`flow/run.sh`:
```
#!/bin/bash
# the make line also repeats each setting of config.mk as NAME=value (left out here)
make -C /OpenROAD-flow-scripts/flow DESIGN_CONFIG=/design/flow/config.mk WORK_HOME=/design/flow/orfs CLKGATE_MAP_FILE= finish
```
`flow/config.mk`:
```
export PLATFORM = sky130hd
export DESIGN_NAME = alu_add
export DESIGN_NICKNAME = alu_add
export VERILOG_FILES = /design/flow/design.v
export SDC_FILE = /design/flow/constraint.sdc
export NUM_CORES = 4
export LEC_CHECK = 0
export ABC_AREA = 1
export CAP_MARGIN = 15
export CORE_MARGIN = 2
export CORE_UTILIZATION = 72
export CTS_CLUSTER_DIAMETER = 244
export CTS_CLUSTER_SIZE = 96
export SETUP_SLACK_MARGIN = -0.31
export SLEW_MARGIN = 20
export TNS_END_PERCENT = 20
```
`flow/constraint.sdc`:
```
create_clock -name core_clock -period 3.22 [get_ports {clk_i}]
set_input_delay 0.6440 -clock core_clock [delete_from_list [all_inputs] [get_ports {clk_i}]]
set_output_delay 0.6440 -clock core_clock [all_outputs]
set_load 0.01 [all_outputs]
```
`flow/design.v`:
```
package calc_pkg;
    typedef struct packed {
        logic on;
        logic off;
        logic mem_rc;
        logic mem_sub;
        logic mem_add;
        logic op_percent;
        logic op_sqrt;
        logic op_div;
        logic op_mul;
        logic op_sub;
        logic op_add;
        logic op_eq;
        logic dot;
        logic num_1;
        logic num_2;
        logic num_3;
        logic num_4;
        logic num_5;
        logic num_6;
        logic num_7;
        logic num_8;
        logic num_9;
        logic num_0;
    } buttons_t;
    typedef enum logic [4:0] {
        B_NONE,          
        B_ON,            
        B_OFF,           
        B_MEM_RC,        
        B_MEM_SUB,       
        B_MEM_ADD,       
        B_OP_PERCENT,    
        B_OP_SQRT,       
        B_OP_DIV,        
        B_OP_MUL,        
        B_OP_SUB,        
        B_OP_ADD,        
        B_OP_EQ,         
        B_DOT,           
        B_NUM_1,         
        B_NUM_2,         
        B_NUM_3,         
        B_NUM_4,         
        B_NUM_5,         
        B_NUM_6,         
        B_NUM_7,         
        B_NUM_8,         
        B_NUM_9,         
        B_NUM_0,         
        B_UNKNOWN        
    } active_button_t;
    function automatic logic isNumberButton(active_button_t active_button);
        isNumberButton = ((active_button >= calc_pkg::B_NUM_1) && (active_button <= calc_pkg::B_NUM_0));
    endfunction
    function automatic logic isOpButton(active_button_t active_button);
        isOpButton = ((active_button >= calc_pkg::B_OP_DIV) && (active_button <= calc_pkg::B_OP_ADD));
    endfunction
    function automatic logic isEqButton(active_button_t active_button);
        isEqButton = (active_button == calc_pkg::B_OP_EQ);
    endfunction
    function automatic logic isDotButton(active_button_t active_button);
        isDotButton = (active_button == calc_pkg::B_DOT);
    endfunction
    typedef logic [3:0] bcd_t;
    function automatic logic [6:0] bcd2segments(bcd_t bcd);
        unique case (bcd)
            4'd0: bcd2segments = 7'b1111110;
            4'd1: bcd2segments = 7'b0110000;
            4'd2: bcd2segments = 7'b1101101;
            4'd3: bcd2segments = 7'b1111001;
            4'd4: bcd2segments = 7'b0110011;
            4'd5: bcd2segments = 7'b1011011;
            4'd6: bcd2segments = 7'b1011111;
            4'd7: bcd2segments = 7'b1110000;
            4'd8: bcd2segments = 7'b1111111;
            4'd9: bcd2segments = 7'b1111011;
            default: bcd2segments = 7'bxxxxxxx;
        endcase
    endfunction
    typedef enum logic [1:0] {
        OP_NONE,
        OP_ADD,
        OP_MUL,
        OP_DIV
    } op_t;
    function automatic op_t button2op(active_button_t active_button);
        unique case (active_button)
            calc_pkg::B_OP_DIV: button2op = calc_pkg::OP_DIV;
            calc_pkg::B_OP_MUL: button2op = calc_pkg::OP_MUL;
            calc_pkg::B_OP_SUB: button2op = calc_pkg::OP_ADD;
            calc_pkg::B_OP_ADD: button2op = calc_pkg::OP_ADD;
            default: button2op = calc_pkg::OP_NONE;
        endcase
    endfunction
    function automatic bcd_t button2bcd(active_button_t active_button);
        unique case (active_button)
            calc_pkg::B_NUM_1: button2bcd = 1;
            calc_pkg::B_NUM_2: button2bcd = 2;
            calc_pkg::B_NUM_3: button2bcd = 3;
            calc_pkg::B_NUM_4: button2bcd = 4;
            calc_pkg::B_NUM_5: button2bcd = 5;
            calc_pkg::B_NUM_6: button2bcd = 6;
            calc_pkg::B_NUM_7: button2bcd = 7;
            calc_pkg::B_NUM_8: button2bcd = 8;
            calc_pkg::B_NUM_9: button2bcd = 9;
            calc_pkg::B_NUM_0: button2bcd = 0;
            default: button2bcd = 0;
        endcase
    endfunction
    parameter NumDigits = 8;
    typedef logic unsigned [$clog2(NumDigits)-1:0] exponent_t;
    typedef struct packed {
        logic error;
        logic sign;
        exponent_t exponent;
        bcd_t [NumDigits-1:0] significand;
    } num_t;
    function automatic num_t neg(num_t num);
        neg = num;
        neg.sign = !num.sign;
    endfunction
endpackage
module alu_add (
    input   logic           clk_i,
    input   logic           rst_i,
    input   logic [36:0]    left_i,      
    input   logic [36:0]    right_i,     
    output  logic           in_ready_o,
    input   logic           in_valid_i,
    output  logic [36:0]    result_o,    
    input   logic           out_ready_i,
    output  logic           out_valid_o
);
typedef enum logic [1:0] {
    S_IDLE,
    S_NORMALIZE,
    S_ADD,
    S_RENORMALIZE
} state_t;
state_t state_d, state_q;
logic [$clog2(calc_pkg::NumDigits):0] counter_d, counter_q;
logic in_ready_d, in_ready_q;
logic out_valid_d, out_valid_q;
assign out_valid_o = out_valid_q;
assign in_ready_o = in_ready_q;
calc_pkg::num_t left_d, left_q;
calc_pkg::num_t right_d, right_q;
calc_pkg::num_t result_d, result_q;
calc_pkg::bcd_t result_extra_d, result_extra_q;
logic carryborrow_d, carryborrow_q;
assign result_o = out_valid_q ? result_q : '0;
logic [4:0] nibble_sum;
always_comb begin
    nibble_sum = 'x;
    carryborrow_d = carryborrow_q;
    if (state_q != S_ADD) begin
        carryborrow_d = 0;
    end else if (left_q.sign == right_q.sign) begin
        nibble_sum =
            left_q.significand[counter_q]
            + right_q.significand[counter_q]
            + 4'(carryborrow_q);
        if (nibble_sum >= 10) begin
            nibble_sum += 6;
        end
        carryborrow_d = nibble_sum[4];
    end else begin
        if (left_q.significand > right_q.significand) begin
            nibble_sum =
                6'(left_q.significand[counter_q])
                - 6'(right_q.significand[counter_q])
                - 6'(carryborrow_q);
        end else begin
            nibble_sum =
                6'(right_q.significand[counter_q])
                - 6'(left_q.significand[counter_q])
                - 6'(carryborrow_q);
        end
        carryborrow_d = nibble_sum[4];
        if ($signed(nibble_sum) < 0) begin
            nibble_sum += 10;
        end
    end
end
always_comb begin
    state_d = state_q;
    out_valid_d = out_valid_q;
    in_ready_d = in_ready_q;
    counter_d = counter_q;
    left_d = left_q;
    right_d = right_q;
    result_d = result_q;
    result_extra_d = result_extra_q;
    unique case (state_q)
        S_IDLE: begin
            result_d = '0;
            if (in_valid_i) begin
                left_d = left_i;
                right_d = right_i;
                state_d = S_NORMALIZE;
                in_ready_d = 0;
            end
        end
        S_NORMALIZE: begin
            if (left_q.exponent < right_q.exponent) begin
                left_d.significand = (left_q.significand >> 4);
                left_d.exponent++;
            end else if (left_q.exponent > right_q.exponent) begin
                right_d.significand = (right_q.significand >> 4);
                right_d.exponent++;
            end else begin
                state_d = S_ADD;
                counter_d = 0;
            end
        end
        S_ADD: begin
            result_d.exponent = left_q.exponent;
            if (left_q.sign == right_q.sign) begin
                result_extra_d = carryborrow_d;
            end
            if (left_q.significand > right_q.significand) begin
                result_d.sign = left_q.sign;
            end else begin
                result_d.sign = right_q.sign;
            end
            result_d.significand[counter_q] = 4'(nibble_sum);
            counter_d++;
            if (counter_d == calc_pkg::NumDigits) begin
                state_d = S_RENORMALIZE;
            end
        end
        S_RENORMALIZE: begin
            if (result_extra_q != '0) begin  
                result_extra_d = '0;
                result_d.significand = ({result_extra_q, result_q.significand} >> 4);
                result_d.exponent++;
                if (result_d.exponent == 0)
                    result_d.error = 1;
            end else if ((result_q.exponent != 0) && (result_q.significand[calc_pkg::NumDigits-1] == 0)) begin  
                result_d.significand = (result_q.significand << 4);
                result_d.exponent--;
            end else begin  
                out_valid_d = 1;
                if (result_d.significand == 0)
                    result_d.sign = 0;
                if (out_valid_q && out_ready_i) begin
                    state_d = S_IDLE;
                    out_valid_d = 0;
                    in_ready_d = 1;
                    result_d = '0;
                end
            end
        end
    endcase
end
always_ff @(posedge clk_i) begin
    if (rst_i) begin
        state_q <= S_IDLE;
        out_valid_q <= 0;
        in_ready_q <= 1;
        counter_q <= '0;
        left_q <= '0;
        right_q <= '0;
        result_q <= '0;
        result_extra_q <= '0;
        carryborrow_q <= 0;
    end else begin
        state_q <= state_d;
        out_valid_q <= out_valid_d;
        in_ready_q <= in_ready_d;
        counter_q <= counter_d;
        left_q <= left_d;
        right_q <= right_d;
        result_q <= result_d;
        result_extra_q <= result_extra_d;
        carryborrow_q <= carryborrow_d;
    end
end
endmodule
```
==> qor.csv, run 1 <==
metric;value;unit
placer congestion estimate;1.066;
most frequent cells after synthesis;nand2_1, inv_1, o21ai_0;
area share, top type;0.2768;
die footprint;0.01305;mm^2
Netlist cell types;49;
sequential area share after synthesis;0.2768;
Synth Cell Area;0.008752;mm^2
Root Driver;clkbuf_16;
Clock Sinks;121;
Complex Gates by Area;0.2499;
comb area leader;AND-OR/OR-AND gates;
yosys stat chip area;0.008752;mm^2
syn avg cell area;6.398;um^2
Post-Synth Adder-Cell Area;0.09950;
main area contributors;dfxtp_1, nand2_1, o21ai_0;
post-synthesis cell count from yosys;1368;
asr flop ratio synth;0;
Post-synth EDFFs;0;
Synth mux share;0;
Stop Error;[ERROR GRT-0116] Global routing finished with congestion. Check the congestion regions in the DRC Viewer.;
num rows;40;
Remaining Overflow, GRT;79;
Initial Util;0.7317;
#FFs+latches synth;121;
Die W;114.3;um
Mapped Cells;1368;
count of input and output buffers;114;
I/O pin count;117;
Total GRT Usage;0.8160;
outcome;stopped before the end;
Yosys top cell by area;dfxtp_1;
CTS max path bufs;2;
placed cell area;0.01065;mm^2
XOR Share, Synth;0.01001;
post-DP HPWL;21090;um
CTS Buf Count;17;
count leader, synth;nand2_1;
core footprint;0.01196;mm^2
Simple Share, Synth;0.2485;
Net Count, Synth;1512;
H-tree depth;4;
Dominant Register Cell;dfxtp_1;
Exit stage;global routing;
Syn. warnings;1;
Chip Height;114.3;um
-- through the flow --
step                cells    util  setup slack [ns]  power (mW)
floorplan            1368       -           -0.3056       3.825
global placement     1665  0.8906           -0.4688       4.988
detailed placement   1665  0.8906           -0.6901       5.168
CTS                  1706  0.9664           -0.6170       7.747
-- metal layers --
metal	track usage	overflow
met2	0.9671	35
met1	0.8146	1
met4	0.8488	41
met3	0.6760	2
met5	0.2196	0
-- timing repair --
action	CTS
resized	70
hold buffers	0
pin swaps	29
setup endpoints to repair	26
gates cloned	2
setup buffers	10
==> inputs of run 2 (changes only) <==
CAP_MARGIN = 20   (was 15)
CORE_UTILIZATION = 68   (was 72)
CTS_CLUSTER_DIAMETER = 400   (was 244)
CTS_CLUSTER_SIZE = 100   (was 96)
SETUP_SLACK_MARGIN = not set   (was -0.31)
TNS_END_PERCENT = not set   (was 20)
clock period = 5.28 ns   (was 3.22 ns; I/O delays follow)
==> qor.csv, run 2 <==
metric;value;unit;change
Max-slew headroom;0.3452;;
CP bufs+invs;6;;
pwr/cell area;387.9;mW/mm^2;
Hold-fix buffers, CTS;0;;unchanged
P_sw;1.663;mW;
critical path capture point type;flop;;
comb area leader;AND-OR/OR-AND gates;;
Final setup viols;0;;
via count;9928;;
tool warning count;45;;
aggregate routed wire length;27090;um;
fin crit share;0.8800;;
Total GRT Usage;0.3896;;
post-route ant nets;0;;
Critical Path, Cell by Cell;inv_1 -> buf_4 -> a21oi_1 -> o21ai_0 -> nand2_1 -> o211ai_1 -> inv_1 -> fa_1 -> inv_1 -> fa_1 -> xor2_1 -> inv_1 -> ha_1 -> nor2_1 -> nor2_2 -> o21ai_0 -> nand2_1 -> inv_1 -> nand3_1 -> o21ai_1 -> nand2_1 -> nand2_1 -> nand2_1 -> a21oi_1;;
Remaining Overflow, GRT;0;;
vias in the first global route;9186;;
antenna cells;0;;
area share, top type;0.2768;;unchanged
reg2reg path depth;24;;
DRC errors left;0;;
Clock transition at path regs;0.06;ns;
Avg WL per Cell;16.67;um;
Late-Pin Clk Latency;0.44;ns;
Worst Clk Skew;0.01030;ns;
Crit Path Class;flop to flop;;
Critical Path RT;5.63;ns;
Clk network pwr share;0.318;;
combinational logic power;1.67;mW;
Mapped Cells;1368;;unchanged
Synth Cell Area;0.008752;mm^2;unchanged
iteration tally of the first detailed-router pass;9;;
Fill cells;825;;
RSZ-0062 raised after global routing;no;;
Dominant Register Cell;dfxtp_1;;
sequential area share after synthesis;0.2768;;unchanged
CTS tree;yes;;
CTS Buf Count;17;;unchanged
f_max;0.2152;GHz;
Clk power;1.31;mW;
Final WS setup;0.6338;ns;
Sw Share;0.4049;;
worst-margin pin slew;0.9761;ns;
post-DP HPWL;18670;um;-11%
count leader, synth;nand2_1;;
Reg power frac;0.275;;
Max Cap Violations;0;;
Leak;4.758;nW;
Root Driver;clkbuf_16;;
critical path depth;24;;
I/O pin count;117;;unchanged
Top pwr grp;combinational cells;;
Peak VDD IR;0.2961;mV;
Post-synth EDFFs;0;;unchanged
critical path launch point type;flop;;
first-pass GRT wire length;44230;um;
Vias per Instance;6.110;;
Post-Synth Adder-Cell Area;0.09950;;unchanged
Yosys top cell by area;dfxtp_1;;
r2r startpoint;counter_q[0];;
outcome;timing/DRC/antenna clean;;
num rows;41;;+2.5%
H-tree depth;4;;unchanged
Netlist cell types;49;;unchanged
Worst Hold Class;flop to flop;;
most frequent cells after synthesis;nand2_1, inv_1, o21ai_0;;
antenna violations before repair;0;;
Place WS;0.9294;ns;+1.620 ns
Max FO, Critical Path;19;;
Post-CTS Setup Bufs;0;;-10
Syn. warnings;1;;unchanged
Critical path destination;result_q[25];;
XOR Share, Synth;0.01001;;unchanged
Worst path top cell family by delay;buffers and inverters;;
Comb area;0.005339;mm^2;
syn avg cell area;6.398;um^2;unchanged
Net Count, Synth;1512;;unchanged
Clock Sinks;121;;unchanged
largest net degree at the start of global routing;101;;
Seq. pwr;1.13;mW;
Complex Gates by Area;0.2499;;unchanged
Chip Height;117.5;um;+2.8%
post-route minimum period;4.646;ns;
Worst path slowest cell;inv_1;;
Simple Share, Synth;0.2485;;unchanged
Final Hold Vio Count;0;;
Post-CTS Resized;0;;-100%
Pint;2.444;mW;
Initial Util;0.6964;;-0.03533
post-synthesis cell count from yosys;1368;;unchanged
die footprint;0.01379;mm^2;+5.7%
Fin Setup TNS;0;ns;
yosys stat chip area;0.008752;mm^2;unchanged
main area contributors;dfxtp_1, nand2_1, o21ai_0;;
Critical R2R Capture;result_q[25];;
Synth mux share;0;;unchanged
Max stage delay on crit path;0.47;ns;
launch point of the critical path;counter_q[0];;
Worst Path Arrival;5.00;ns;
FF/Latch Area;0.002422;mm^2;
count of input and output buffers;114;;unchanged
asr flop ratio synth;0;;unchanged
Hold Path Stages;2;;
Die W;117.5;um;+2.8%
R2R Setup Slk;0.63;ns;
core footprint;0.01257;mm^2;+5.1%
Area Growth Syn to Fin;20.99;%;
CTS max path bufs;2;;unchanged
fin nets;1585;;
#FFs+latches synth;121;;unchanged
drt first-iter violations;1247;;
Comb pwr share;0.407;;
placer congestion estimate;0.9756;;-8.5%
Hold Path Sink;right_q[35];;
hold path start;right_q[35];;
Pins Over Slew Limit;0;;
-- run 2: metrics by stage --
| step | utilization | cell area [um^2] | hold WS, ns | cells | power, mW |
|---|---|---|---|---|---|
| 2_1_floorplan | - | 8752 | 0.4384 | 1368 | 2.300 |
| 3_3_place_gp | 0.7877 | 9899 | 0.4686 | 1592 | 2.658 |
| 3_5_place_dp | 0.7889 | 9915 | 0.4740 | 1593 | 2.722 |
| 4_1_cts | 0.8409 | 10570 | 0.4869 | 1624 | 4.040 |
| 5_1_grt | 0.8425 | 10590 | 0.4942 | 1625 | 4.340 |
| 6_report | 0.8425 | 10590 | 0.4891 | 1625 | 4.107 |
-- run 2: per-layer routing --
metal  track usage  wire (um)  vias up
met3       0.09157       3012       99
li1              -          -     4670
met4        0.1529        833        0
met5             0          0        -
met2        0.6345      12480      664
met1        0.5011      10770     4495
-- run 2: final cells by class --
cell class,count,share of cell area
clock buffers,18,0.04147
clock inverters,13,0.02032
inverters,183,0.06511
multi-input cells,989,0.5042
flip-flops and latches,121,0.2288
well taps,172,0.02032
repair buffers,129,0.1198
==> inputs of run 3 (changes only) <==
ABC_AREA = not set   (was 1)
CORE_UTILIZATION = 70   (was 68)
CTS_CLUSTER_DIAMETER = 350   (was 400)
CTS_CLUSTER_SIZE = 24   (was 100)
clock period = 3.49 ns   (was 5.28 ns; I/O delays follow)
==> qor.csv, run 3 <==
metric;value;unit;change
Post-Synth Adder-Cell Area;0.1002;;+0.0006875
Hold-fix buffers, CTS;0;;unchanged
count leader, synth;dfxtp_1;;
die footprint;0.01332;mm^2;-3.4%
#FFs+latches synth;121;;unchanged
post-synthesis cell count from yosys;1028;;-25%
Yosys top cell by area;dfxtp_1;;
XOR Share, Synth;0.02303;;+0.01302
syn avg cell area;8.455;um^2;+32%
outcome;stopped before the end;;
CTS max path bufs;2;;unchanged
comb area leader;AND-OR/OR-AND gates;;
Syn. warnings;1;;unchanged
Chip Height;115.4;um;-1.7%
Netlist cell types;77;;+57%
count of input and output buffers;114;;unchanged
H-tree depth;4;;unchanged
Net Count, Synth;1172;;-22%
area share, top type;0.2787;;+0.001912
Synth mux share;0.1185;;+0.1185
main area contributors;dfxtp_1, ha_1, mux2i_1;;
CTS Buf Count;17;;unchanged
yosys stat chip area;0.008692;mm^2;-0.69%
Exit stage;global routing;;
post-DP HPWL;23250;um;+25%
placer congestion estimate;1.019;;+4.5%
Synth Cell Area;0.008692;mm^2;-0.69%
Remaining Overflow, GRT;185;;
Initial Util;0.7206;;+0.02428
Placed Instances;1372;;-14%
Die W;115.4;um;-1.7%
most frequent cells after synthesis;dfxtp_1, nor2_1, a211oi_1;;
I/O pin count;117;;unchanged
Complex Gates by Area;0.2345;;-0.01540
sequential area share after synthesis;0.2787;;+0.001912
asr flop ratio synth;0;;unchanged
Post-synth EDFFs;0;;unchanged
Dominant Register Cell;dfxtp_1;;
Simple Share, Synth;0.1841;;-0.06435
Clock Sinks;121;;unchanged
Root Driver;clkbuf_16;;
Stop Error;[ERROR GRT-0116] Global routing finished with congestion. Check the congestion regions in the DRC Viewer.;;
core footprint;0.01206;mm^2;-4.0%
Total GRT Usage;0.7809;;
Mapped Cells;1028;;-25%
num rows;40;;-2.4%
run 3: stage by stage:
| stage | util | hold WS (ns) | worst slack (ns) | instance area [um^2] |
|---|---|---|---|---|
| after floorplan | - | 0.4320 | -0.2765 | 8768 |
| after global placement | 0.8977 | 0.4743 | -0.2344 | 10830 |
| after detailed placement | 0.8977 | 0.4808 | -0.3722 | 10830 |
| after CTS | 0.9659 | 0.5363 | -0.3697 | 11650 |
run 3: timing repair:
| action | CTS |
|---|---|
| pin swaps | 14 |
| gates resized | 31 |
| setup buffers | 9 |
| endpoints found under the setup margin | 26 |
run 3: metal layers:
metal  GRT overflow  global-route usage
met2            117              0.9891
met4             67              0.8570
met1              1              0.7756
met3              0              0.5607
met5              0             0.07037
==> inputs of run 4 (changes only) <==
CAP_MARGIN = 40   (was 20)
CELL_PAD_IN_SITES_GLOBAL_PLACEMENT = 1   (was not set)
CORE_MARGIN = 5   (was 2)
CORE_UTILIZATION = 48   (was 70)
CTS_CLUSTER_DIAMETER = not set   (was 350)
CTS_CLUSTER_SIZE = not set   (was 24)
GPL_ROUTABILITY_DRIVEN = 0   (was not set)
GPL_TIMING_DRIVEN = 0   (was not set)
MAX_ROUTING_LAYER = met5   (was not set)
PLACE_DENSITY_LB_ADDON = 0.25   (was not set)
SETUP_SLACK_MARGIN = 1.14   (was not set)
SLEW_MARGIN = 40   (was 20)
TNS_END_PERCENT = 95   (was not set)
clock period = 6.2 ns   (was 3.49 ns; I/O delays follow)
==> qor.csv, run 4 <==
metric;value;unit;change
Sw Share;0.3863;;
post-DP HPWL;22400;um;-3.7%
f_max;0.2055;GHz;
largest net degree at the start of global routing;17;;
yosys stat chip area;0.008692;mm^2;unchanged
XOR Share, Synth;0.02303;;unchanged
comb area leader;AND-OR/OR-AND gates;;
num rows;49;;+23%
Clk network pwr share;0.305;;
Avg WL per Cell;20.42;um;
I/O pin count;117;;unchanged
Final Hold Vio Count;0;;
asr flop ratio synth;0;;unchanged
Leak;4.087;nW;
most frequent cells after synthesis;dfxtp_1, nor2_1, a211oi_1;;
Max Cap Violations;0;;
post-route ant nets;0;;
Clock transition at path regs;0.06;ns;
Crit Path Class;flop to flop;;
Comb pwr share;0.398;;
Design Area, Final;0.01074;mm^2;
Clk power;1.03;mW;
Place WS;1.136;ns;+1.508 ns
syn avg cell area;8.455;um^2;unchanged
Critical path destination;result_q[17];;
antenna cells;0;;
outcome;timing/DRC/antenna clean;;
P_sw;1.303;mW;
post-route minimum period;4.867;ns;
Synth mux share;0.1185;;unchanged
Pins Over Slew Limit;0;;
Yosys top cell by area;dfxtp_1;;
DRC errors left;0;;
Initial Util;0.4855;;-0.2351
Fin Setup TNS;0;ns;
Post-CTS Setup Bufs;0;;-9
Vias per Instance;5.989;;
Root Driver;clkbuf_16;;
CTS Buf Count;17;;unchanged
fin crit share;0.7850;;
H-tree depth;4;;unchanged
critical path capture point type;flop;;
r2r startpoint;counter_q[0];;
Netlist cell types;77;;unchanged
Max-slew headroom;0.4525;;
CP bufs+invs;4;;
Total GRT Usage;0.2778;;
combinational logic power;1.34;mW;
via count;8396;;
Worst Path Arrival;5.14;ns;
Reg power frac;0.297;;
pwr/cell area;314.2;mW/mm^2;
Hold-fix buffers, CTS;0;;unchanged
CTS max path bufs;2;;unchanged
Chip Height;144.6;um;+25%
Critical Path RT;6.47;ns;
antenna violations before repair;0;;
Critical Path, Cell by Cell;buf_4 -> buf_4 -> mux4_2 -> nand2_1 -> nand2_1 -> nand2_1 -> inv_1 -> fa_1 -> inv_1 -> fa_1 -> nor3b_1 -> a2111oi_2 -> a211oi_2 -> xnor2_1 -> nor2_1 -> o41ai_2;;
Syn. warnings;1;;unchanged
Critical R2R Capture;result_q[17];;
sequential area share after synthesis;0.2787;;unchanged
Late-Pin Clk Latency;0.42;ns;
main area contributors;dfxtp_1, ha_1, mux2i_1;;
Pint;2.070;mW;
Worst Clk Skew;0.007297;ns;
core footprint;0.01790;mm^2;+48%
post-synthesis cell count from yosys;1028;;unchanged
Worst path top cell family by delay;simple AND/OR/NAND/NOR gates;;
Worst Hold Class;flop to flop;;
aggregate routed wire length;28630;um;
Seq. pwr;1.00;mW;
Area Growth Syn to Fin;23.51;%;
CTS tree;yes;;
Complex Gates by Area;0.2345;;unchanged
Max FO, Critical Path;10;;
Remaining Overflow, GRT;0;;
#FFs+latches synth;121;;unchanged
placed cell area;0.01011;mm^2;-6.6%
Die W;144.6;um;+25%
drt first-iter violations;614;;
Simple Share, Synth;0.1841;;unchanged
first-pass GRT wire length;44890;um;
Hold Path Stages;2;;
area share, top type;0.2787;;unchanged
count of input and output buffers;113;;-0.88%
Post-synth EDFFs;0;;unchanged
iteration tally of the first detailed-router pass;17;;
R2R Setup Slk;1.33;ns;
reg2reg path depth;16;;
Max stage delay on crit path;0.60;ns;
Dominant Register Cell;dfxtp_1;;
Top pwr grp;combinational cells;;
hold path start;result_q[35];;
CP dominant cell by count;nand2_1;;
Net Count, Synth;1172;;unchanged
vias in the first global route;8198;;
Peak VDD IR;0.2116;mV;
Mapped Cells;1028;;unchanged
critical path depth;16;;
Worst path slowest cell;nor2_1;;
worst-margin pin slew;0.8212;ns;
critical path launch point type;flop;;
count leader, synth;dfxtp_1;;
die footprint;0.02090;mm^2;+57%
Final setup viols;0;;
Final WS setup;1.333;ns;
launch point of the critical path;counter_q[0];;
Hold Path Sink;result_q[35];;
tool warning count;41;;
RSZ-0062 raised after global routing;no;;
Synth Cell Area;0.008692;mm^2;unchanged
fin nets;1304;;
Clock Sinks;121;;unchanged
Post-Synth Adder-Cell Area;0.1002;;unchanged
## run 4: cell type report
| cell class | instances | area (um^2) |
|---|---|---|
| Timing Repair Buffer | 113 | 1131 |
| Multi-Input combinational cell | 771 | 5753 |
| Inverter | 69 | 259.0 |
| Clock buffer | 22 | 494.2 |
| Tap cell | 229 | 286.5 |
| Fill cell | 1643 | 7167 |
| Sequential cell | 121 | 2422 |
| Buffer | 67 | 274.0 |
| Clock inverter | 10 | 115.1 |
## run 4: per-layer routing
metal / track usage / wire length, um / share of wire / up-vias
met1: 0.3397 / 11680 / 0.41 / 3943
met2: 0.4684 / 13730 / 0.48 / 350
met3: 0.04597 / 1845 / 0.064 / 90
met5: 0 / 0 / 0 / -
met4: 0.1463 / 1372 / 0.048 / 0
li1: - / - / - / 4013
## run 4: stage by stage
step,std cells,hold slack [ns],util,power [mW]
floorplan,1028,0.4320,-,1.945
global route,1402,0.5351,0.5997,3.566
CTS,1402,0.4882,0.5988,3.359
global placement,1370,0.4836,0.5647,2.305
finish,1402,0.4994,0.5997,3.373
detailed placement,1370,0.4736,0.5647,2.332
## run 4: repair_timing
action | CTS | global route
setup endpoints to repair | 6 | 6
gates resized | 1 | 1
gates cloned | 0 | 0
==> inputs of run 5 (changes only) <==
CAP_MARGIN = 20   (was 40)
CELL_PAD_IN_SITES_GLOBAL_PLACEMENT = not set   (was 1)
CORE_MARGIN = 2   (was 5)
CORE_UTILIZATION = 40   (was 48)
GPL_ROUTABILITY_DRIVEN = not set   (was 0)
GPL_TIMING_DRIVEN = not set   (was 0)
MAX_ROUTING_LAYER = not set   (was met5)
PLACE_DENSITY_LB_ADDON = not set   (was 0.25)
SETUP_SLACK_MARGIN = 0.88   (was 1.14)
SLEW_MARGIN = 20   (was 40)
TNS_END_PERCENT = not set   (was 95)
clock period = 4.76 ns   (was 6.2 ns; I/O delays follow)
==> qor.csv, run 5 <==
metric;value;unit;change
post-synthesis cell count from yosys;1028;;unchanged
Pint;2.833;mW;+37%
Sw Share;0.3876;;+0.001274
hold path start;result_q[35];;
placer congestion estimate;0.8815;;
num rows;53;;+8.2%
Place WS;0.4775;ns;-0.6584 ns
Worst Clk Skew;0.01168;ns;+0.004378 ns
fin nets;1273;;-2.4%
post-route ant nets;0;;unchanged
Clk power;1.31;mW;+27%
worst-margin pin slew;0.9470;ns;+0.1258 ns
Remaining Overflow, GRT;0;;unchanged
Critical R2R Capture;result_q[7];;
Root Driver;clkbuf_16;;
antenna cells;0;;unchanged
Critical Path RT;5.06;ns;-1.41 ns
Peak VDD IR;0.2430;mV;+15%
die footprint;0.02293;mm^2;+9.7%
first-pass GRT wire length;41790;um;-6.9%
Yosys top cell by area;dfxtp_1;;
Comb pwr share;0.432;;+0.034
yosys stat chip area;0.008692;mm^2;unchanged
pwr/cell area;418.5;mW/mm^2;+33%
CTS max path bufs;2;;unchanged
f_max;0.2603;GHz;+27%
Worst Path Arrival;4.15;ns;-0.99 ns
critical path capture point type;flop;;
Post-Synth Adder-Cell Area;0.1002;;unchanged
Critical Path, Cell by Cell;buf_6 -> mux4_2 -> nand2_1 -> nand2_1 -> nand2_2 -> inv_2 -> fa_2 -> fa_2 -> mux2i_1 -> xnor2_1 -> ha_2 -> inv_2 -> a21oi_2 -> a31oi_1 -> xnor2_1 -> nand3_1 -> a31oi_4 -> o21ai_1;;
post-route minimum period;3.841;ns;-1.026 ns
Pins Over Slew Limit;0;;unchanged
area share, top type;0.2787;;unchanged
Clock transition at path regs;0.06;ns;about the same
Worst Hold Class;flop to flop;;
Fin Setup TNS;0;ns;unchanged
Critical path destination;result_q[7];;
asr flop ratio synth;0;;unchanged
RSZ-0062 raised after global routing;yes;;
fin crit share;0.8070;;+0.02196
outcome;timing/DRC/antenna clean;;
Hold-fix buffers, CTS;0;;unchanged
Reg power frac;0.285;;-0.012
Initial Util;0.4109;;-0.07464
Avg WL per Cell;18.66;um;-8.6%
Max-slew headroom;0.3678;;-0.08471
Seq. pwr;1.32;mW;+32%
Area Growth Syn to Fin;27.18;%;
Hold Path Stages;2;;unchanged
I/O pin count;117;;unchanged
Syn. warnings;1;;unchanged
Top pwr grp;combinational cells;;
Hold Path Sink;result_q[35];;
Clk network pwr share;0.283;;-0.022
critical path depth;18;;+2
comb area leader;AND-OR/OR-AND gates;;
Crit Path Class;flop to flop;;
Vias per Instance;5.643;;-5.8%
main area contributors;dfxtp_1, ha_1, mux2i_1;;
aggregate routed wire length;26440;um;-7.7%
Synth mux share;0.1185;;unchanged
r2r startpoint;counter_q[0];;
launch point of the critical path;counter_q[0];;
CP bufs+invs;3;;-1
Max Cap Violations;0;;unchanged
R2R Setup Slk;0.92;ns;-0.41 ns
Final WS setup;0.9187;ns;-0.4141 ns
Complex Gates by Area;0.2345;;unchanged
met1 Track Usage GR;0.3223;;-0.01738
critical path launch point type;flop;;
P_sw;1.793;mW;+38%
vias in the first global route;7599;;-7.3%
count of input and output buffers;114;;+0.88%
count leader, synth;dfxtp_1;;
Fill cells;2023;;+23%
Final Util;0.5226;;-0.07710
Final Hold Vio Count;0;;unchanged
Leak;4.199;nW;+2.7%
largest net degree at the start of global routing;76;;+59
met2 usage;0.3860;;-0.08245
Final setup viols;0;;unchanged
antenna violations before repair;0;;unchanged
DRC errors left;0;;unchanged
via count;7996;;-4.8%
Worst path top cell family by delay;adder cells;;
Clock Sinks;121;;unchanged
Net Count, Synth;1172;;unchanged
Netlist cell types;77;;unchanged
Worst path slowest cell;mux4_2;;
tool warning count;44;;+7.3%
syn avg cell area;8.455;um^2;unchanged
reg2reg path depth;18;;+2
Die W;151.4;um;+4.7%
Max FO, Critical Path;7;;-3
CTS Buf Count;17;;unchanged
sequential area share after synthesis;0.2787;;unchanged
met3 usage;0.03343;;-0.01253
Chip Height;151.4;um;+4.7%
Mapped Cells;1028;;unchanged
XOR Share, Synth;0.02303;;unchanged
iteration tally of the first detailed-router pass;8;;-9
post-DP HPWL;19100;um;-15%
Total GRT Usage;0.2354;;-0.04238
Dominant Register Cell;dfxtp_1;;
Synth Cell Area;0.008692;mm^2;unchanged
core footprint;0.02115;mm^2;+18%
most frequent cells after synthesis;dfxtp_1, nor2_1, a211oi_1;;
GRT busiest layer;met2;;
Simple Share, Synth;0.1841;;unchanged
drt first-iter violations;680;;+11%
Max stage delay on crit path;0.48;ns;-0.12 ns
#FFs+latches synth;121;;unchanged
combinational logic power;2.00;mW;+49%
overall power;4.626;mW;+37%
Post-synth EDFFs;0;;unchanged
Late-Pin Clk Latency;0.43;ns;about the same
H-tree depth;4;;unchanged
CTS tree;yes;;
-- run 5: timing repair --
action / CTS / global route
cloned: 0 / 0
pin swaps: 3 / 22
gates resized: 11 / 45
setup buffers: 5 / 15
setup endpoints to repair: 24 / 19
-- run 5: layer usage --
metal / routed length, um / vias to the layer above
met5: 0 / -
met4: 431 / 0
met3: 1312 / 31
met2: 12650 / 254
met1: 12040 / 3743
li1: - / 3968
-- run 5: layout make-up --
class                   instances  area, um^2  share of cell area
multi-input cells             771        5996              0.5424
flip-flops and latches        121        2432              0.2200
repair buffers                149        1429              0.1293
clock buffers                  20       478.0             0.04324
well taps                     275       344.1             0.03113
inverters                      69       262.8             0.02377
clock inverters                12       112.6             0.01019
-- run 5: stage by stage --
step                      hold slack, ns  instance area (um^2)  instances
final                             0.4840                 11050       1417
after global placement            0.4647                 10060       1365
after floorplan                   0.4320                  8725       1028
after CTS                         0.4844                 10730       1402
after detailed placement          0.4679                 10060       1365
after global routing              0.5238                 11050       1417
==> inputs of run 6 (changes only) <==
CAP_MARGIN = 35   (was 20)
CORE_ASPECT_RATIO = 0.5   (was not set)
CORE_MARGIN = 7   (was 2)
CORE_UTILIZATION = 45   (was 40)
CTS_CLUSTER_DIAMETER = 379   (was not set)
CTS_CLUSTER_SIZE = 98   (was not set)
MAX_ROUTING_LAYER = met5   (was not set)
PLACE_DENSITY_LB_ADDON = 0.05   (was not set)
SETUP_SLACK_MARGIN = -0.24   (was 0.88)
SLEW_MARGIN = 15   (was 20)
TNS_END_PERCENT = 15   (was not set)
clock period = 6.2 ns   (was 4.76 ns; I/O delays follow)
==> qor.csv, run 6 <==
metric;value;unit;change
reg2reg path depth;18;;unchanged
I/O pin count;117;;unchanged
Worst Path Arrival;4.93;ns;+0.78 ns
Synth mux share;0.1185;;unchanged
Hold Path Sink;result_q[36];;
launch point of the critical path;counter_q[0];;
Remaining Overflow, GRT;0;;unchanged
critical path capture point type;flop;;
Design Area, Final;0.01063;mm^2;-3.8%
iteration tally of the first detailed-router pass;5;;-3
Critical R2R Capture;result_q[3];;
CTS tree;yes;;
yosys stat chip area;0.008692;mm^2;unchanged
fin nets;1252;;-1.6%
Synth Cell Area;0.008692;mm^2;unchanged
Max-slew headroom;0.4673;;+0.09950
Comb pwr share;0.387;;-0.045
Clock transition at path regs;0.06;ns;about the same
Post-synth EDFFs;0;;unchanged
Final setup viols;0;;unchanged
Worst path slowest cell;dfxtp_1;;
Critical Path RT;6.50;ns;+1.44 ns
r2r startpoint;counter_q[0];;
tool warning count;41;;-6.8%
Pint;2.022;mW;-29%
combinational logic power;1.28;mW;-36%
num rows;35;;-34%
count leader, synth;dfxtp_1;;
Simple Share, Synth;0.1841;;unchanged
Max FO, Critical Path;9;;+2
Net Count, Synth;1172;;unchanged
f_max;0.2156;GHz;-17%
vias in the first global route;7929;;+4.3%
Max Cap Violations;0;;unchanged
Syn. warnings;1;;unchanged
Critical Path, Cell by Cell;buf_4 -> mux4_2 -> nand2_1 -> nand2_1 -> nand2_1 -> inv_1 -> fa_1 -> fa_1 -> mux2i_1 -> xnor2_1 -> ha_1 -> inv_1 -> a21oi_1 -> a31oi_1 -> xnor2_1 -> nand3_1 -> a31oi_2 -> o21ai_1;;
critical path depth;18;;unchanged
#FFs+latches synth;121;;unchanged
CTS Buf Count;17;;unchanged
Worst Clk Skew;0.01145;ns;-0.0002280 ns
P_sw;1.277;mW;-29%
RSZ-0062 raised after global routing;no;;
Crit Path Class;flop to flop;;
pwr/cell area;310.5;mW/mm^2;-26%
Hold-fix buffers, CTS;0;;unchanged
Dominant Register Cell;dfxtp_1;;
main area contributors;dfxtp_1, ha_1, mux2i_1;;
Leak;4.036;nW;-3.9%
Post-Synth Adder-Cell Area;0.1002;;unchanged
sequential area share after synthesis;0.2787;;unchanged
critical path launch point type;flop;;
area share, top type;0.2787;;unchanged
CP dominant cell by count;nand2_1;;
Die W;210.6;um;+39%
post-DP HPWL;19690;um;+3.1%
Late-Pin Clk Latency;0.43;ns;about the same
Worst Hold Class;flop to flop;;
antenna violations before repair;0;;unchanged
Area Growth Syn to Fin;22.28;%;
antenna cells;0;;unchanged
most frequent cells after synthesis;dfxtp_1, nor2_1, a211oi_1;;
Pins Over Slew Limit;0;;unchanged
Top pwr grp;combinational cells;;
Root Driver;clkbuf_16;;
Post-CTS Resized;0;;-11
placer congestion estimate;0.9000;;+2.1%
Critical path destination;result_q[3];;
aggregate routed wire length;26430;um;about the same
Post-CTS Setup Bufs;0;;-5
Chip Height;112.3;um;-26%
post-route minimum period;4.638;ns;+0.7967 ns
Reg power frac;0.308;;+0.023
Sw Share;0.3871;;-0.0004686
die footprint;0.02364;mm^2;+3.1%
Clk power;1.01;mW;-23%
Fill cells;1760;;-13%
CP bufs+invs;3;;unchanged
Avg WL per Cell;19.15;um;+2.6%
first-pass GRT wire length;42350;um;+1.3%
via count;8128;;+1.7%
core footprint;0.01866;mm^2;-12%
Mapped Cells;1028;;unchanged
Yosys top cell by area;dfxtp_1;;
outcome;timing/DRC/antenna clean;;
comb area leader;AND-OR/OR-AND gates;;
Clk network pwr share;0.305;;+0.022
Worst path top cell family by delay;adder cells;;
Initial Util;0.4659;;+0.05503
Netlist cell types;77;;unchanged
worst-margin pin slew;0.7976;ns;-0.1494 ns
Hold Path Stages;2;;unchanged
Vias per Instance;5.890;;+4.4%
Fin Setup TNS;0;ns;unchanged
DRC errors left;0;;unchanged
H-tree depth;4;;unchanged
asr flop ratio synth;0;;unchanged
Final Hold Vio Count;0;;unchanged
largest net degree at the start of global routing;86;;+13%
Max stage delay on crit path;0.56;ns;+0.08 ns
Total GRT Usage;0.2194;;-0.01595
Clock Sinks;121;;unchanged
post-synthesis cell count from yosys;1028;;unchanged
R2R Setup Slk;1.56;ns;+0.64 ns
hold path start;result_q[36];;
count of input and output buffers;114;;unchanged
Seq. pwr;1.02;mW;-23%
Peak VDD IR;0.2377;mV;-2.2%
fin crit share;0.7481;;-0.05894
drt first-iter violations;601;;-12%
CTS max path bufs;2;;unchanged
Complex Gates by Area;0.2345;;unchanged
post-route ant nets;0;;unchanged
XOR Share, Synth;0.02303;;unchanged
syn avg cell area;8.455;um^2;unchanged
placed cell area;0.009998;mm^2;-0.57%
run 6: metal layers:
layer / global-route usage / routed length, um / part of all wire
met5: 0 / 0 / 0
met4: 0.05268 / 378 / 0.014
met3: 0.05257 / 1673 / 0.063
met2: 0.3563 / 12300 / 0.47
met1: 0.2925 / 12070 / 0.46
run 6: through the flow:
| step | total power, mW | cells | utilization | hold slack, ns | setup slack, ns |
|---|---|---|---|---|---|
| final | 3.300 | 1380 | 0.5698 | 0.5049 | 1.562 |
| after floorplan | 1.945 | 1028 | - | 0.4320 | 2.082 |
| after CTS | 3.305 | 1378 | 0.5675 | 0.5054 | 1.527 |
| after global routing | 3.507 | 1380 | 0.5698 | 0.5380 | 1.197 |
| after detailed placement | 2.300 | 1346 | 0.5359 | 0.4892 | 1.569 |
| after global placement | 2.263 | 1346 | 0.5359 | 0.4787 | 1.601 |
run 6: cell type report:
type                    count  area [um^2]  area share
clock buffers              19        442.9     0.04167
clock inverters            13        145.1     0.01366
repair buffers            128         1271      0.1196
well taps                 259        324.1     0.03049
flip-flops and latches    121         2426      0.2283
multi-input cells         771         5761      0.5420
inverters                  69        259.0     0.02437
==> inputs of run 7 (changes only) <==
CAP_MARGIN = 20   (was 35)
CORE_ASPECT_RATIO = not set   (was 0.5)
CORE_MARGIN = 2   (was 7)
CORE_UTILIZATION = 70   (was 45)
CTS_CLUSTER_DIAMETER = not set   (was 379)
CTS_CLUSTER_SIZE = 22   (was 98)
MAX_ROUTING_LAYER = not set   (was met5)
PLACE_DENSITY_LB_ADDON = 0.01   (was 0.05)
SETUP_SLACK_MARGIN = 1.32   (was -0.24)
SLEW_MARGIN = 20   (was 15)
TNS_END_PERCENT = not set   (was 15)
clock period = 4.85 ns   (was 6.2 ns; I/O delays follow)
==> qor.csv, run 7 <==
metric;value;unit;change
area share, top type;0.2787;;unchanged
CP dominant cell by count;xnor2_1;;
main area contributors;dfxtp_1, ha_1, mux2i_1;;
combinational logic power;2.50;mW;+95%
via count;10070;;+24%
Max stage delay on crit path;0.44;ns;-0.12 ns
Pins Over Slew Limit;0;;unchanged
Chip Height;115.4;um;+2.8%
Simple Share, Synth;0.1841;;unchanged
I/O pin count;117;;unchanged
Syn. warnings;1;;unchanged
H-tree depth;4;;unchanged
Final Util;0.9277;;+0.3579
Crit Path Class;flop to flop;;
Final setup viols;0;;unchanged
Initial Util;0.7206;;+0.2547
RSZ-0062 raised after global routing;yes;;
Worst Path Arrival;4.59;ns;-0.34 ns
Worst Clk Skew;0.009645;ns;-0.001803 ns
Comb pwr share;0.491;;+0.104
Clock transition at path regs;0.06;ns;about the same
Critical Path RT;5.17;ns;-1.33 ns
Max-slew headroom;0.2489;;-0.2184
DRC errors left;0;;unchanged
Netlist cell types;77;;unchanged
Peak VDD IR;0.3462;mV;+46%
post-synthesis cell count from yosys;1028;;unchanged
Max FO, Critical Path;7;;-2
worst-margin pin slew;1.122;ns;+0.3241 ns
aggregate routed wire length;36790;um;+39%
Sw Share;0.4229;;+0.03577
fin nets;1286;;+2.7%
Fin Setup TNS;0;ns;unchanged
CP bufs+invs;4;;+1
Complex Gates by Area;0.2345;;unchanged
Reg power frac;0.261;;-0.047
Post-Synth Adder-Cell Area;0.1002;;unchanged
Remaining Overflow, GRT;0;;unchanged
Pint;2.938;mW;+45%
pwr/cell area;454.9;mW/mm^2;+47%
first-pass GRT wire length;46930;um;+11%
Max Cap Violations;0;;unchanged
Seq. pwr;1.33;mW;+30%
tool warning count;44;;+7.3%
r2r startpoint;right_q[6];;
drt first-iter violations;2233;;+270%
Clk network pwr share;0.247;;-0.058
Post-synth EDFFs;0;;unchanged
#FFs+latches synth;121;;unchanged
Critical path destination;result_q[31];;
CTS Buf Count;17;;unchanged
antenna violations before repair;0;;unchanged
Synth Cell Area;0.008692;mm^2;unchanged
Worst Hold Class;flop to flop;;
die footprint;0.01332;mm^2;-44%
syn avg cell area;8.455;um^2;unchanged
asr flop ratio synth;0;;unchanged
placer congestion estimate;0.9658;;+7.3%
num rows;40;;+14%
Critical Path, Cell by Cell;inv_1 -> ha_1 -> nand4_1 -> nor4_4 -> buf_4 -> and3b_2 -> o31ai_4 -> nand2_4 -> mux2i_1 -> xnor2_1 -> ha_2 -> inv_4 -> a21oi_2 -> a31oi_2 -> xnor2_1 -> nand3_2 -> a31oi_4 -> buf_12 -> o21ai_1;;
Worst path top cell family by delay;simple AND/OR/NAND/NOR gates;;
hold path start;result_q[35];;
Net Count, Synth;1172;;unchanged
CTS max path bufs;2;;unchanged
yosys stat chip area;0.008692;mm^2;unchanged
count of input and output buffers;114;;unchanged
reg2reg path depth;19;;+1
f_max;0.2339;GHz;+8.5%
largest net degree at the start of global routing;93;;+8.1%
critical path depth;19;;+1
Die W;115.4;um;-45%
core footprint;0.01206;mm^2;-35%
post-route minimum period;4.275;ns;-0.3632 ns
comb area leader;AND-OR/OR-AND gates;;
Top pwr grp;combinational cells;;
critical path capture point type;flop;;
Worst path slowest cell;dfxtp_1;;
iteration tally of the first detailed-router pass;14;;+9
Final Hold Vio Count;0;;unchanged
most frequent cells after synthesis;dfxtp_1, nor2_1, a211oi_1;;
XOR Share, Synth;0.02303;;unchanged
Total GRT Usage;0.4556;;+0.2362
outcome;timing/DRC/antenna clean;;
Hold Path Stages;2;;unchanged
P_sw;2.153;mW;+69%
Leak;4.312;nW;+6.8%
sequential area share after synthesis;0.2787;;unchanged
Dominant Register Cell;dfxtp_1;;
Clock Sinks;121;;unchanged
launch point of the critical path;right_q[6];;
Hold-fix buffers, CTS;0;;unchanged
Vias per Instance;7.609;;+29%
Late-Pin Clk Latency;0.44;ns;about the same
Mapped Cells;1028;;unchanged
Root Driver;clkbuf_16;;
count leader, synth;dfxtp_1;;
vias in the first global route;8851;;+12%
CTS tree;yes;;
fin crit share;0.8814;;+0.1333
Area Growth Syn to Fin;28.73;%;
Avg WL per Cell;27.81;um;+45%
post-route ant nets;0;;unchanged
Clk power;1.26;mW;+25%
Yosys top cell by area;dfxtp_1;;
Hold Path Sink;result_q[35];;
post-DP HPWL;18440;um;-6.3%
antenna cells;0;;unchanged
critical path launch point type;flop;;
Hold WS;0.5246;ns;+0.01967 ns
Synth mux share;0.1185;;unchanged
R2R Setup Slk;0.58;ns;-0.99 ns
Critical R2R Capture;result_q[31];;
## run 7: area by class of cell
class,count,area (um^2)
clock inverter,12,125.1
sequential,121,2432
inverter,69,266.5
timing repair buffer,162,1555
clock buffer,20,446.7
tap,168,210.2
multi-input combinational,771,6153
fill,425,872.1
## run 7: timing repair
| item | in CTS | in global routing |
|---|---|---|
| cloned | 0 | 0 |
| pin swaps | 39 | 31 |
| resized | 46 | 34 |
| buffers inserted | 18 | 17 |
| setup endpoints to repair | 26 | 26 |
## run 7: stage by stage
step / area [um^2] / total power, mW / cells / setup slack (ns)
floorplan: 8768 / 2.530 / 1028 / 1.084
finish: 11190 / 5.090 / 1323 / 0.5753
global route: 11190 / 5.188 / 1323 / 0.4651
global placement: 9945 / 2.898 / 1256 / 0.7515
CTS: 10900 / 4.471 / 1306 / 1.078
detailed placement: 9945 / 2.978 / 1256 / 0.7079
## run 7: layer usage
metal / GRT usage / routed length, um / vias up
met3: 0.1124 / 5552 / 468
met1: 0.5108 / 11280 / 4446
met5: 0 / 0 / -
li1: - / - / 3979
met2: 0.7419 / 15570 / 1174
met4: 0.3582 / 4383 / 0
==> inputs of run 8 (changes only) <==
CORE_MARGIN = 3   (was 2)
CORE_UTILIZATION = 60   (was 70)
CTS_CLUSTER_DIAMETER = 73   (was not set)
CTS_CLUSTER_SIZE = 44   (was 22)
GPL_ROUTABILITY_DRIVEN = 1   (was not set)
PLACE_DENSITY = 0.75   (was not set)
PLACE_DENSITY_LB_ADDON = not set   (was 0.01)
SETUP_SLACK_MARGIN = not set   (was 1.32)
clock period = 5.71 ns   (was 4.85 ns; I/O delays follow)
==> qor.csv, run 8 <==
metric;value;unit;change
outcome;timing/DRC/antenna clean;;
Comb pwr share;0.371;;-0.120
die footprint;0.01597;mm^2;+20%
Net Count, Synth;1172;;unchanged
Max-slew headroom;0.3591;;+0.1102
Leak;4.071;nW;-5.6%
via count;8296;;-18%
CTS max path bufs;2;;unchanged
CTS Buf Count;17;;unchanged
num rows;43;;+7.5%
Max FO, Critical Path;17;;+10
Reg power frac;0.287;;+0.026
r2r startpoint;counter_q[0];;
Clock transition at path regs;0.06;ns;about the same
Netlist cell types;77;;unchanged
overall power;3.829;mW;-25%
Post-synth EDFFs;0;;unchanged
Critical Path, Cell by Cell;mux4_2 -> nand2b_1 -> nand2_1 -> nand2_1 -> inv_1 -> fa_1 -> inv_1 -> fa_1 -> nor3b_1 -> a2111oi_2 -> a211oi_2 -> xnor2_1 -> nor2_1 -> o41ai_2;;
Worst Path Arrival;5.18;ns;+0.59 ns
iteration tally of the first detailed-router pass;8;;-6
Critical R2R Capture;result_q[17];;
Worst path top cell family by delay;simple AND/OR/NAND/NOR gates;;
yosys stat chip area;0.008692;mm^2;unchanged
#FFs+latches synth;121;;unchanged
Dominant Register Cell;dfxtp_1;;
post-synthesis cell count from yosys;1028;;unchanged
count leader, synth;dfxtp_1;;
area share, top type;0.2787;;unchanged
drt first-iter violations;960;;-57%
Crit Path Class;flop to flop;;
Post-CTS Resized;0;;-100%
Synth Cell Area;0.008692;mm^2;unchanged
syn avg cell area;8.455;um^2;unchanged
Hold-fix buffers, CTS;0;;unchanged
f_max;0.2038;GHz;-13%
P_sw;1.411;mW;-34%
Yosys top cell by area;dfxtp_1;;
Clock Sinks;121;;unchanged
Hold Path Stages;2;;unchanged
Sw Share;0.3686;;-0.05427
fin crit share;0.8594;;-0.02198
critical path capture point type;flop;;
combinational logic power;1.42;mW;-43%
Worst Clk Skew;0.008831;ns;-0.0008141 ns
core footprint;0.01404;mm^2;+16%
pwr/cell area;361.1;mW/mm^2;-21%
launch point of the critical path;counter_q[0];;
Pins Over Slew Limit;0;;unchanged
most frequent cells after synthesis;dfxtp_1, nor2_1, a211oi_1;;
Final setup viols;0;;unchanged
first-pass GRT wire length;41830;um;-11%
Syn. warnings;1;;unchanged
main area contributors;dfxtp_1, ha_1, mux2i_1;;
H-tree depth;4;;unchanged
RSZ-0062 raised after global routing;no;;
Fin Setup TNS;0;ns;unchanged
largest net degree at the start of global routing;91;;-2.2%
Die W;126.4;um;+9.5%
tool warning count;42;;-4.5%
critical path launch point type;flop;;
Synth mux share;0.1185;;unchanged
Top pwr grp;combinational cells;;
Final Hold Vio Count;0;;unchanged
reg2reg path depth;14;;-5
CP bufs+invs;2;;-2
vias in the first global route;7703;;-13%
DRC errors left;0;;unchanged
post-route ant nets;0;;unchanged
count of input and output buffers;114;;unchanged
Post-CTS Setup Bufs;0;;-18
sequential area share after synthesis;0.2787;;unchanged
Root Driver;clkbuf_16;;
Total GRT Usage;0.3247;;-0.1309
antenna cells;0;;unchanged
Hold Path Sink;result_q[36];;
Remaining Overflow, GRT;0;;unchanged
Simple Share, Synth;0.1841;;unchanged
Area Growth Syn to Fin;21.99;%;
post-DP HPWL;18560;um;+0.67%
Max stage delay on crit path;0.92;ns;+0.48 ns
worst-margin pin slew;0.9613;ns;-0.1604 ns
placer congestion estimate;0.9286;;-3.9%
asr flop ratio synth;0;;unchanged
R2R Setup Slk;0.80;ns;+0.23 ns
Clk power;1.31;mW;+4%
Post-Synth Adder-Cell Area;0.1002;;unchanged
Pint;2.418;mW;-18%
hold path start;result_q[36];;
Max Cap Violations;0;;unchanged
Late-Pin Clk Latency;0.42;ns;-0.02 ns
critical path depth;14;;-5
Fill cells;1075;;+150%
comb area leader;AND-OR/OR-AND gates;;
post-route minimum period;4.907;ns;+0.6325 ns
aggregate routed wire length;25910;um;-30%
Initial Util;0.6190;;-0.1016
Avg WL per Cell;19.95;um;-28%
Mapped Cells;1028;;unchanged
Critical Path RT;5.98;ns;+0.81 ns
Worst Hold Class;flop to flop;;
CTS tree;yes;;
I/O pin count;117;;unchanged
Seq. pwr;1.10;mW;-17%
Worst path slowest cell;dfxtp_1;;
Complex Gates by Area;0.2345;;unchanged
Peak VDD IR;0.3948;mV;+14%
Critical path destination;result_q[17];;
Clk network pwr share;0.341;;+0.094
Vias per Instance;6.386;;-16%
XOR Share, Synth;0.02303;;unchanged
fin nets;1250;;-2.8%
antenna violations before repair;0;;unchanged
Chip Height;126.4;um;+9.5%
[run 8: routing by layer]
metal / routed length (um) / share of wire / vias up / global-route usage
met3: 2358 / 0.091 / 37 / 0.07284
li1: - / - / 3926 / -
met4: 469 / 0.018 / 0 / 0.08328
met2: 11800 / 0.46 / 428 / 0.5037
met5: 0 / 0 / - / 0
met1: 11290 / 0.44 / 3905 / 0.4608
[run 8: metrics by stage]
stage,worst slack [ns],utilization,hold WS [ns],instances,cell area [um^2]
3_5_place_dp,0.9430,0.7046,0.4904,1267,9894
2_1_floorplan,1.592,-,0.4320,1028,8692
5_1_grt,0.4783,0.7551,0.5383,1299,10600
3_3_place_gp,0.9772,0.7046,0.4723,1267,9894
4_1_cts,0.8890,0.7551,0.5040,1299,10600
6_report,0.8028,0.7551,0.5062,1299,10600
[run 8: layout make-up]
type	instances	area [um^2]	area share
Tap cell	180	225.2	0.02124
Sequential cell	121	2427	0.2289
Clock buffer	18	439.2	0.04142
Multi-Input combinational cell	771	5756	0.5428
Inverter	69	259.0	0.02442
Clock inverter	14	269.0	0.02537
Timing Repair Buffer	126	1229	0.1159
==> inputs of run 9 (changes only) <==
CAP_MARGIN = 35   (was 20)
CORE_MARGIN = 2   (was 3)
CORE_UTILIZATION = 65   (was 60)
CTS_CLUSTER_DIAMETER = not set   (was 73)
CTS_CLUSTER_SIZE = not set   (was 44)
GPL_ROUTABILITY_DRIVEN = not set   (was 1)
MAX_ROUTING_LAYER = met5   (was not set)
PLACE_DENSITY = not set   (was 0.75)
SLEW_MARGIN = 15   (was 20)
TNS_END_PERCENT = 45   (was not set)
clock period = 4.03 ns   (was 5.71 ns; I/O delays follow)
==> qor.csv, run 9 <==
metric;value;unit;change
Vias per Instance;6.445;;+0.92%
pwr/cell area;495.3;mW/mm^2;+37%
combinational logic power;2.19;mW;+54%
CTS max path bufs;2;;unchanged
die footprint;0.01431;mm^2;-10%
Worst path top cell family by delay;adder cells;;
launch point of the critical path;counter_q[0];;
Design Area, Final;0.01081;mm^2;+2.0%
Net Count, Synth;1172;;unchanged
worst-margin pin slew;0.7671;ns;-0.1942 ns
post-route ant nets;0;;unchanged
Critical Path, Cell by Cell;mux4_2 -> nand2b_1 -> nand2_1 -> nand2_1 -> inv_1 -> fa_1 -> inv_1 -> fa_2 -> ha_1 -> inv_1 -> a2111oi_2 -> a211oi_2 -> buf_4 -> mux2i_4 -> o21ai_0 -> a41o_1;;
XOR Share, Synth;0.02303;;unchanged
count of input and output buffers;114;;unchanged
hold path start;result_q[35];;
Mapped Cells;1028;;unchanged
Final WS setup;0.1237;ns;-0.6791 ns
Fill cells;859;;-20%
largest net degree at the start of global routing;71;;-22%
iteration tally of the first detailed-router pass;6;;-2
Place WS;-0.05597;ns;-0.9989 ns
Hold Path Stages;2;;unchanged
Critical path destination;result_q[6];;
Area Growth Syn to Fin;24.41;%;
antenna violations before repair;0;;unchanged
drt first-iter violations;971;;+1.1%
Root Driver;clkbuf_16;;
Hold Path Sink;result_q[35];;
via count;8495;;+2.4%
Top pwr grp;combinational cells;;
overall power;5.357;mW;+40%
Post-synth EDFFs;0;;unchanged
post-synthesis cell count from yosys;1028;;unchanged
num rows;42;;-2.3%
Routed met1 length;10000;um;-11%
outcome;timing/DRC/antenna clean;;
Max-slew headroom;0.4849;;+0.1258
placed cell area;0.01004;mm^2;+1.5%
Initial Util;0.6616;;+0.04262
Clock transition at path regs;0.06;ns;about the same
Pins Over Slew Limit;0;;unchanged
f_max;0.2560;GHz;+26%
post-route minimum period;3.906;ns;-1.001 ns
tool warning count;44;;+4.8%
Worst path slowest cell;mux4_2;;
Worst Path Arrival;4.23;ns;-0.95 ns
Simple Share, Synth;0.1841;;unchanged
first-pass GRT wire length;41340;um;-1.2%
critical path capture point type;flop;;
Max Used Layer;met4;;
fin nets;1273;;+1.8%
fin crit share;0.9693;;+0.1099
Yosys top cell by area;dfxtp_1;;
Post-Synth Adder-Cell Area;0.1002;;unchanged
Fin Setup TNS;0;ns;unchanged
Pint;3.333;mW;+38%
Clk network pwr share;0.304;;-0.037
CP dominant cell by count;inv_1;;
CTS Buf Count;17;;unchanged
Die W;119.6;um;-5.3%
vias in the first global route;8072;;+4.8%
Seq. pwr;1.54;mW;+40%
#FFs+latches synth;121;;unchanged
critical path launch point type;flop;;
most frequent cells after synthesis;dfxtp_1, nor2_1, a211oi_1;;
aggregate routed wire length;25680;um;-0.91%
asr flop ratio synth;0;;unchanged
Worst Clk Skew;0.01080;ns;+0.001970 ns
DRC errors left;0;;unchanged
Final setup viols;0;;unchanged
antenna cells;0;;unchanged
yosys stat chip area;0.008692;mm^2;unchanged
Syn. warnings;1;;unchanged
sequential area share after synthesis;0.2787;;unchanged
Critical R2R Capture;result_q[6];;
Avg WL per Cell;19.48;um;-2.3%
Comb pwr share;0.409;;+0.038
Remaining Overflow, GRT;0;;unchanged
core footprint;0.01314;mm^2;-6.4%
Sw Share;0.3777;;+0.009087
Max FO, Critical Path;8;;-9
Reg power frac;0.287;;about the same
Clock Sinks;121;;unchanged
Max Cap Violations;0;;unchanged
Peak VDD IR;0.3276;mV;-17%
Clk power;1.63;mW;+24%
Chip Height;119.6;um;-5.3%
I/O pin count;117;;unchanged
main area contributors;dfxtp_1, ha_1, mux2i_1;;
reg2reg path depth;16;;+2
Crit Path Class;flop to flop;;
post-DP HPWL;17970;um;-3.2%
Synth mux share;0.1185;;unchanged
met3 wire length;1977;um;-16%
CP bufs+invs;4;;+2
CTS tree;yes;;
Late-Pin Clk Latency;0.44;ns;+0.02 ns
Hold-fix buffers, CTS;0;;unchanged
Netlist cell types;77;;unchanged
Final Hold Vio Count;0;;unchanged
Worst Hold Class;flop to flop;;
syn avg cell area;8.455;um^2;unchanged
Complex Gates by Area;0.2345;;unchanged
placer congestion estimate;0.9951;;+7.2%
P_sw;2.023;mW;+43%
Synth Cell Area;0.008692;mm^2;unchanged
critical path depth;16;;+2
Critical Path RT;4.35;ns;-1.63 ns
area share, top type;0.2787;;unchanged
Leak;4.190;nW;+2.9%
Dominant Register Cell;dfxtp_1;;
H-tree depth;4;;unchanged
R2R Setup Slk;0.12;ns;-0.68 ns
Max stage delay on crit path;0.54;ns;-0.38 ns
comb area leader;AND-OR/OR-AND gates;;
r2r startpoint;counter_q[0];;
count leader, synth;dfxtp_1;;
Total GRT Usage;0.3634;;+0.03863
met2 routed WL;12330;um;+4.5%
==> run 9: cell type report <==
| cell class | instances | area, um^2 | area share |
|---|---|---|---|
| Sequential cell | 121 | 2431 | 0.2248 |
| Timing Repair Buffer | 149 | 1451 | 0.1342 |
| Inverter | 69 | 259.0 | 0.02395 |
| Clock buffer | 20 | 466.7 | 0.04316 |
| Clock inverter | 12 | 163.9 | 0.01516 |
| Multi-Input combinational cell | 771 | 5822 | 0.5384 |
| Tap cell | 176 | 220.2 | 0.02036 |
==> run 9: metal layers <==
layer,vias to the layer above,global-route usage
met5,-,0
met4,0,0.2103
met3,113,0.05751
met2,494,0.6111
met1,3937,0.4411
li1,3951,-
==> run 9: through the flow <==
| step | instances | util | hold slack [ns] |
|---|---|---|---|
| after floorplan | 1028 | - | 0.4320 |
| after global placement | 1276 | 0.7622 | 0.4652 |
| after detailed placement | 1277 | 0.7643 | 0.4737 |
| after CTS | 1311 | 0.8140 | 0.4894 |
| after global routing | 1318 | 0.8231 | 0.5080 |
| final | 1318 | 0.8231 | 0.4987 |
==> run 9: timing repair <==
action	4_1_cts	5_1_grt
pin swaps	1	4
setup endpoints to repair	11	24
buffers inserted	2	6
gates resized	1	16
==> inputs of run 10 (changes only) <==
ABC_AREA = 1   (was not set)
CAP_MARGIN = 20   (was 35)
CELL_PAD_IN_SITES_DETAIL_PLACEMENT = 2   (was not set)
CORE_ASPECT_RATIO = 0.62   (was not set)
CORE_UTILIZATION = 40   (was 65)
GPL_ROUTABILITY_DRIVEN = 1   (was not set)
MAX_ROUTING_LAYER = not set   (was met5)
MIN_ROUTING_LAYER = met2   (was not set)
PLACE_DENSITY = 0.87   (was not set)
SETUP_SLACK_MARGIN = 0.82   (was not set)
SLEW_MARGIN = 25   (was 15)
TNS_END_PERCENT = not set   (was 45)
clock period = 10.0 ns   (was 4.03 ns; I/O delays follow)
==> qor.csv, run 10 <==
metric;value;unit;change
Exit stage;clock tree synthesis;;
yosys stat chip area;0.008752;mm^2;+0.69%
Yosys top cell by area;dfxtp_1;;
Complex Gates by Area;0.2499;;+0.01540
Die W;191.9;um;+60%
Dominant Register Cell;dfxtp_1;;
num rows;42;;unchanged
placer congestion estimate;0.9644;;-3.1%
outcome;stopped before the end;;
post-synthesis cell count from yosys;1368;;+33%
count leader, synth;nand2_1;;
Net Count, Synth;1512;;+29%
I/O pin count;117;;unchanged
Post-Synth Adder-Cell Area;0.09950;;-0.0006875
Post-synth EDFFs;0;;unchanged
sequential area share after synthesis;0.2768;;-0.001912
Netlist cell types;49;;-36%
Simple Share, Synth;0.2485;;+0.06435
#FFs+latches synth;121;;unchanged
Placed Instances;1706;;+34%
comb area leader;AND-OR/OR-AND gates;;
Initial Util;0.4092;;-0.2524
XOR Share, Synth;0.01001;;-0.01302
Synth mux share;0;;-0.1185
most frequent cells after synthesis;nand2_1, inv_1, o21ai_0;;
core footprint;0.02139;mm^2;+63%
main area contributors;dfxtp_1, nand2_1, o21ai_0;;
Chip Height;120.5;um;+0.69%
area share, top type;0.2768;;-0.001912
Mapped Cells;1368;;+33%
die footprint;0.02311;mm^2;+61%
syn avg cell area;6.398;um^2;-24%
count of input and output buffers;114;;unchanged
post-DP HPWL;47800;um;+170%
Syn. warnings;1;;unchanged
asr flop ratio synth;0;;unchanged
Synth Cell Area;0.008752;mm^2;+0.69%
Stop Error;[ERROR DPL-0033] detailed placement checks failed during check placement.;;
[run 10: through the flow]
step	setup WS (ns)	util	cell area, um^2	total power, mW
2_1_floorplan	6.196	-	8752	1.214
3_5_place_dp	4.365	0.4695	10040	1.793
3_3_place_gp	5.344	0.4695	10040	1.428
No activity file was given, so power comes from the tool's default toggle rates.
